// life16
module life16(
    input clk,
    input load,
    input [255:0] data,
    output reg [255:0] q);
reg [3:0] sum;    
always @(posedge clk) begin
    if (load) begin q <= data; end
    else begin
        for (integer count = 0 ; count < 256 ; count++) begin
        if (count == 0) begin
            sum = q[1] + q[15] + q[16] + q[17] + q[31] + q[240] + q[241] +  q[255]; 
        end else if (count == 15) begin
            sum = q[14] + q[16] + q[0] + q[31] + q[240] + q[254] + q[30]  + q[255];
        end else if (count == 240) begin
            sum = q[0] + q[1] + q[15] + q[239] + q[241] + q[224] + q[225] + q[255];
        end else if (count == 255) begin
            sum = q[0] + q[14] +  q[15] + q[224] + q[238] + q[240] + q[239] + q[254];
        end else if (count > 0 && count < 15) begin
            sum = q[count -1] + q[count +1] + q[count +16] + q[count +15] + q[count +17] + q[count + 240] + q[count +239] + q[count +241];
        end else if (count % 16 == 0) begin 
            sum = q[count -1] + q[count +1] + q[count +15] + q[count +16] + q[count +17] + q[count -15] + q[count -16] + q[count +31];
  ...
Size: roughly 5700 cells after synthesis, ~260 flip-flops, ~57000 um^2 of cells after synthesis.
clock: 5.0 ns
lec_check: 0
cap_margin: 20
cell_pad_in_sites_detail_placement: 1
core_margin: 6
core_utilization: 26
cts_cluster_diameter: 342
gpl_timing_driven: 0
max_routing_layer: met4
min_routing_layer: met2
slew_margin: 20
run.sh (not shown) runs the stock make flow with config.mk's settings and CLKGATE_MAP_FILE=.
The baseline passed the timing, design-rule and antenna checks.
Then changed:
- CELL_PAD_IN_SITES_DETAIL_PLACEMENT: 1 -> not set
- CORE_MARGIN: 6 -> 2
- CORE_UTILIZATION: 26 -> 47
- CTS_CLUSTER_DIAMETER: 342 -> not set
- GPL_TIMING_DRIVEN: 0 -> not set
- MAX_ROUTING_LAYER: met4 -> not set
- MIN_ROUTING_LAYER: met2 -> not set
- clock period: 5.0 -> 4.43 ns (I/O delays scaled with it)
Outcome:
- The changed run finished with timing, DRC and antenna clean
- wire length falls by a quarter to a third
- setup slack is better by 0.034 ns
Then changed:
- CORE_UTILIZATION: 47 -> 66
- CTS_CLUSTER_SIZE: not set -> 98
- PLACE_DENSITY: not set -> 0.37
- TNS_END_PERCENT: not set -> 10
- clock period: 4.43 -> 3.05 ns (I/O delays scaled with it)
=>
- The changed run finished with setup timing left
- register-to-register slack got worse by 1.3 ns
- worst hold slack is worse by 0.19 ns
- via count climbs by about a fifth
- die area falls by a quarter to a third
- clock skew is lower by 0.0040 ns
- count of clock-buffer cells in the layout does not change
Then changed:
- CORE_UTILIZATION: 66 -> 70
- CTS_CLUSTER_SIZE: 98 -> 24
- HOLD_SLACK_MARGIN: not set -> -0.09
- PLACE_DENSITY: 0.37 -> not set
- TNS_END_PERCENT: 10 -> not set
- clock period: 3.05 -> 3.85 ns (I/O delays scaled with it)
After rerunning:
- The new run completed, yet does not pass: setup timing
- core utilization shrinks by 1.5 points
- register-to-register slack gains 0.89 ns
- area after synthesis does not change
- final area decreases by 7.1%
- first-iteration DRC count drops by 11%
- critical path depth fell by 1

========
red:
The RTL this note starts from:
==> flow/design.v <==
module life16(
    input clk,
    input load,
    input [255:0] data,
    output reg [255:0] q);
reg [3:0] sum;    
always @(posedge clk) begin
    if (load) begin q <= data; end
    else begin
        for (integer count = 0 ; count < 256 ; count++) begin
        if (count == 0) begin
            sum = q[1] + q[15] + q[16] + q[17] + q[31] + q[240] + q[241] +  q[255]; 
        end else if (count == 15) begin
            sum = q[14] + q[16] + q[0] + q[31] + q[240] + q[254] + q[30]  + q[255];
        end else if (count == 240) begin
            sum = q[0] + q[1] + q[15] + q[239] + q[241] + q[224] + q[225] + q[255];
        end else if (count == 255) begin
            sum = q[0] + q[14] +  q[15] + q[224] + q[238] + q[240] + q[239] + q[254];
        end else if (count > 0 && count < 15) begin
            sum = q[count -1] + q[count +1] + q[count +16] + q[count +15] + q[count +17] + q[count + 240] + q[count +239] + q[count +241];
        end else if (count % 16 == 0) begin 
            sum = q[count -1] + q[count +1] + q[count +15] + q[count +16] + q[count +17] + q[count -15] + q[count -16] + q[count +31];
        end else if (count % 16 == 15)  begin
            sum = q[count -1] + q[count +1] + q[count +15] + q[count -15]  + q[count +16] + q[count -16] + q[count -17]  + q[count -31];
        end else if (count > 240 && count < 255) begin
            sum = q[count -1] + q[count +1] + q[count - 15] + q[count - 16] + q[count - 17] + q[count - 240] + q[count - 241] + q[count - 239];
        end else begin
            sum = q[count -1] + q[count +1] + q[count -15] + q[count -16]  + q[count -17] + q[count +15] + q[count +16] + q[count +17];
        end
        if ((sum == 0 || sum == 1) || (sum >= 4)) begin
         	q[count] <= 0;
    	end else if (sum == 3) begin
         	q[count] <= 1;
    	end
    end
    end
end
endmodule
Settings: LEC_CHECK=0, CAP_MARGIN=20, CELL_PAD_IN_SITES_GLOBAL_PLACEMENT=0, CORE_ASPECT_RATIO=1.7, CORE_MARGIN=2, CORE_UTILIZATION=55, CTS_CLUSTER_SIZE=34, GPL_TIMING_DRIVEN=1, SLEW_MARGIN=0; clock period 3.53 ns.
Final checks on red, whose flow otherwise completed, came back failing, citing setup timing.
The inputs of blue differ from those of red as listed below.
-- flow/config.mk --
<<< red, line 9
export CELL_PAD_IN_SITES_GLOBAL_PLACEMENT = 0
export CORE_ASPECT_RATIO = 1.7
>>> blue, line 9
<<< red, line 12
export CORE_UTILIZATION = 55
export CTS_CLUSTER_SIZE = 34
export GPL_TIMING_DRIVEN = 1
export SLEW_MARGIN = 0
>>> blue, line 10
export CORE_UTILIZATION = 68
export PLACE_DENSITY = 0.38
export SLEW_MARGIN = 20
==> flow/constraint.sdc <==
create_clock -name core_clock -period 3.92 [get_ports {clk}]
set_input_delay 0.7840 -clock core_clock [delete_from_list [all_inputs] [get_ports {clk}]]
set_output_delay 0.7840 -clock core_clock [all_outputs]
set_load 0.01 [all_outputs]
## What came out
- Ran to the end and failed final checks on setup timing: blue.
- What red reported for post-layout instance count excluding filler cells has to be multiplied by 0.899 to get the figure for blue.
- Global-route met3 utilization (blue over red): increase, 1.7 points
- Post-placement setup slack: blue better than red
- Met2 routing resource usage after global routing: red and blue compared, higher one is blue
- The first-iteration detailed-routing DRC count in blue sits about 50% above the value recorded for red.
diff inputs: blue => green
-- flow/config.mk --
<<< blue, line 10
export CORE_UTILIZATION = 68
export PLACE_DENSITY = 0.38
>>> green, line 10
export CORE_UTILIZATION = 40
==> flow/constraint.sdc <==
create_clock -name core_clock -period 5.0 [get_ports {clk}]
set_input_delay 1.0000 -clock core_clock [delete_from_list [all_inputs] [get_ports {clk}]]
set_output_delay 1.0000 -clock core_clock [all_outputs]
set_load 0.01 [all_outputs]
--- outcome ---
Compared with blue, green shows a count of antenna diodes in the layout that is 1 lower.
Relative area of clock buffers and inverters in the final design (green over blue): increase, 0.34 points
green against blue: fmax fell 0.019 GHz, post-route minimum period saw an increase, final cell area excluding filler cells now smaller.
Per the comparison of green with blue, die boundary width higher; clock latency on the worst-skew pair grew by 0.05 ns.
green ended up with q[248] as its capture point of the worst path; blue ended up with q[115].
Chip height of green exceeds that of blue by more than a quarter.
green | status: complete | timing, DRC, antenna: pass
In the reports for blue and green, the larger share of the clock period used by the worst path belongs to blue.
What orange does differently from green at the input level:
-- flow/config.mk --
<<< green, line 8
export CAP_MARGIN = 20
export CORE_MARGIN = 2
export CORE_UTILIZATION = 40
>>> orange, line 8
export CAP_MARGIN = 0
export CELL_PAD_IN_SITES_DETAIL_PLACEMENT = 1
export CORE_MARGIN = 6
export CORE_UTILIZATION = 26
export CTS_CLUSTER_DIAMETER = 334
export GPL_TIMING_DRIVEN = 0
export MAX_ROUTING_LAYER = met4
export MIN_ROUTING_LAYER = met2
export SETUP_SLACK_MARGIN = -0.07
Notes after the runs:
Worst setup slack sits lower in orange than in green.
Cells: orange has more instances than green
orange against green: count of vias placed by the detailed router went up; number of placement rows climbed 32; logic share of the area fell 0.71 points.
On orange: global-route usage is 7.0 points higher than what green gave.
Sort green and orange by pin count of the biggest net entering global routing, descending, and green comes first.
Edits applied to the flow inputs when going from orange to purple:
==> flow/config.mk <==
export PLATFORM = sky130hd
export DESIGN_NAME = life16
export DESIGN_NICKNAME = life16
export VERILOG_FILES = /design/flow/design.v
export SDC_FILE = /design/flow/constraint.sdc
export NUM_CORES = 4
export LEC_CHECK = 0
export CAP_MARGIN = 20
export CORE_MARGIN = 2
export CORE_UTILIZATION = 59
export SLEW_MARGIN = 20
==> flow/constraint.sdc <==
create_clock -name core_clock -period 2.52 [get_ports {clk}]
set_input_delay 0.5040 -clock core_clock [delete_from_list [all_inputs] [get_ports {clk}]]
set_output_delay 0.5040 -clock core_clock [all_outputs]
set_load 0.01 [all_outputs]
purple completed end to end; final checks failed (setup timing).
The met1 wire length in purple sits 67 mm above the value recorded for orange.
Side by side, buffers plus inverters on the worst setup path turned out higher in purple than in orange.
Compared with orange, purple shows a higher share of the clock period used by the worst path after layout.
Cell area, purple and orange: higher on purple
Share of cell area taken by flip-flops and latches in purple vs orange: down 1.8 points
The slew at the pin closest to its max-slew limit in purple was lower than what orange gave.
Against orange, purple comes in 33 points higher on core utilization before placement.
Comparing purple and orange, the lower placeable core region is on purple.
